## CED
module  CED(
  input  clk,
  input  rst,
  input  enable,
  output reg ird,
  input  [7:0] idata,	
  output reg [13:0] iaddr,
  output reg cwr_mag_0,
  output reg [12:0] cdata_mag_wr0,
  output reg crd_mag_0,
  input  [12:0] cdata_mag_rd0,
  output reg [13:0] caddr_mag_0,
  output reg cwr_ang_0,
  output reg [12:0] cdata_ang_wr0,
  output reg crd_ang_0,
  input  [12:0] cdata_ang_rd0,
  output reg [13:0] caddr_ang_0,
  output reg cwr1,
  output reg [12:0] cdata_wr1,
  output reg crd1,
  input  [12:0] cdata_rd1,
  output reg [13:0] caddr_1,
  output reg cwr2,
  output reg [12:0] cdata_wr2,
  output reg [13:0] caddr_2,
  output done
);
  parameter INITIAL = 2'd0;
  parameter LAYER0  = 2'd1;
  parameter LAYER1  = 2'd2;
  parameter LAYER2  = 2'd3;
  parameter READ    = 2'd0;
  parameter EXECUTE = 2'd1;
  parameter WRITE   = 2'd2;
  reg  [2:0]  top_cs;
  reg  [2:0]  top_ns;
  reg  [2:0]  inner_cs;
  reg  [2:0]  inner_ns;
  reg  [13:0] p0_addr;  
  reg  [13:0] p1_addr;  
  reg  [12:0] gx_pixel;
  reg  [12:0] gy_pixel;
  reg  [5:0]  read0_cnt;
  reg  [2:0]  read1_cnt;
  reg  [3:0]  read2_cnt;
  reg  [7:0]  row_cnt;
  reg  [7:0]  column_cnt;
  reg         boundary0;
  wire        boundary;
  reg  [12:0] hys_data;
  wire        read_enable;
  wire        skip_to_write;
  wire        skip_to_write0;
  wire        skip_to_write1;
  wire        skip_to_write2;
  wire layer0_done;
  wire layer1_done;
  wire layer2_done;
  wire read0_done;
  wire read1_done;
  wire read2_done;
  wire read_done;
  assign read0_done = (read0_cnt==6'd41);
  assign read1_done = (read1_cnt==3'd6);
  assign read2_done = (read2_cnt==4'd12);
  assign layer0_done = (top_cs==LAYER0 && row_cnt==8'd126);
  assign layer1_done = (top_cs==LAYER1 && row_cnt==8'd126);
  assign layer2_done = (top_cs==LAYER2 && row_cnt==8'd126);
  assign read_enable = (crd_ang_0||crd_mag_0);
  assign boundary = (boundary0 & column_cnt!=0);
  assign read_done = (read0_done||read1_done||read2_done);
  assign skip_to_write0 = (read2_cnt==3 && hys_data>=13'd100);  
  assign skip_to_write1 = (read2_cnt==3 && hys_data<13'd50);    
  assign skip_to_write2 = (read2_cnt>=4 && read2_cnt<=12 && hys_data>=13'd100);    
  assign skip_to_write  = (skip_to_write0||skip_to_write1||skip_to_write2);
  assign done = layer2_done;
  always @(posedge clk, posedge rst) begin
  ...
For scale: ~2400 cells after synthesis, roughly 390 flip-flops, ~180 I/O pins.
==> flow/config.mk <==
export PLATFORM = sky130hd
export DESIGN_NAME = CED
export DESIGN_NICKNAME = CED
export VERILOG_FILES = /design/flow/design.v
export SDC_FILE = /design/flow/constraint.sdc
export NUM_CORES = 4
export LEC_CHECK = 0
export CAP_MARGIN = 10
export CELL_PAD_IN_SITES_DETAIL_PLACEMENT = 0
export CELL_PAD_IN_SITES_GLOBAL_PLACEMENT = 0
export CORE_MARGIN = 2
export CORE_UTILIZATION = 71
export GPL_ROUTABILITY_DRIVEN = 0
export GPL_TIMING_DRIVEN = 1
export MAX_ROUTING_LAYER = met5
export MIN_ROUTING_LAYER = met1
export PLACE_DENSITY = 0.65
export SLEW_MARGIN = 20
export TNS_END_PERCENT = 10
==> flow/constraint.sdc <==
create_clock -name core_clock -period 4.09 [get_ports {clk}]
set_input_delay 0.8180 -clock core_clock [delete_from_list [all_inputs] [get_ports {clk}]]
set_output_delay 0.8180 -clock core_clock [all_outputs]
set_load 0.01 [all_outputs]
run.sh (not shown) runs the stock make flow with config.mk's settings and CLKGATE_MAP_FILE=.
The starting point finished but fails on setup timing.
Change:
- CELL_PAD_IN_SITES_GLOBAL_PLACEMENT: 0 -> 1
- CORE_UTILIZATION: 71 -> 57
- PLACE_DENSITY: 0.65 -> not set
- PLACE_DENSITY_LB_ADDON: not set -> 0.22
The new run reached the layout checks and failed them: setup timing; maximum frequency went up by 3.4%; synthesized area stays the same; sequential power stays flat; routed wire length went down by about 8%; combinational power went down by about 10%; die area went up by 24%; global-route usage went down by 9.0 points; cell area went up by about 0.7%; total power went up by 0.84%.
Change:
- ABC_AREA: not set -> 1
- CELL_PAD_IN_SITES_GLOBAL_PLACEMENT: 1 -> 0
- CORE_UTILIZATION: 57 -> 72
- CTS_CLUSTER_DIAMETER: not set -> 176
- CTS_CLUSTER_SIZE: not set -> 91
- PLACE_DENSITY: not set -> 0.41
- PLACE_DENSITY_LB_ADDON: 0.22 -> not set
- SETUP_SLACK_MARGIN: not set -> 0.82
- clock period: 4.09 -> 2.75 ns (I/O delays scaled with it)
Effect: The new run ended with an error in 5_1_grt with DPL-0038. Die size falls by about 16%. Synthesized cell count rises by 27%. Area after synthesis rises by about 5.6%.
Change:
- CAP_MARGIN: 10 -> 20
- CELL_PAD_IN_SITES_DETAIL_PLACEMENT: 0 -> not set
- CELL_PAD_IN_SITES_GLOBAL_PLACEMENT: 0 -> not set
- CTS_CLUSTER_DIAMETER: 176 -> not set
- CTS_CLUSTER_SIZE: 91 -> not set
- GPL_ROUTABILITY_DRIVEN: 0 -> not set
- GPL_TIMING_DRIVEN: 1 -> not set
- MAX_ROUTING_LAYER: met5 -> not set
- MIN_ROUTING_LAYER: met1 -> not set
- PLACE_DENSITY: 0.41 -> not set
- PLACE_DENSITY_LB_ADDON: not set -> 0.24
- SETUP_SLACK_MARGIN: 0.82 -> not set
- TNS_END_PERCENT: 10 -> not set
- clock period: 2.75 -> 4.21 ns (I/O delays scaled with it)
Outcome: The new run passed the timing, DRC and antenna checks. Die area stays the same. Synthesized cell count does not change. Area after synthesis does not change.
Change:
- ABC_AREA: 1 -> not set
- CORE_UTILIZATION: 72 -> 66
- PLACE_DENSITY_LB_ADDON: 0.24 -> not set
- clock period: 4.21 -> 4.1 ns (I/O delays scaled with it)
=> This time the run finished with setup timing left; hold slack gains 0.0063 ns; non-clock buffer count came out higher by 133; final cell count falls by about 14%; setup slack got worse by 0.64 ns; critical path depth grows by 4; clock skew hardly moves; combinational power went up by about 80%.
No activity file was given, so power comes from the tool's default toggle rates.
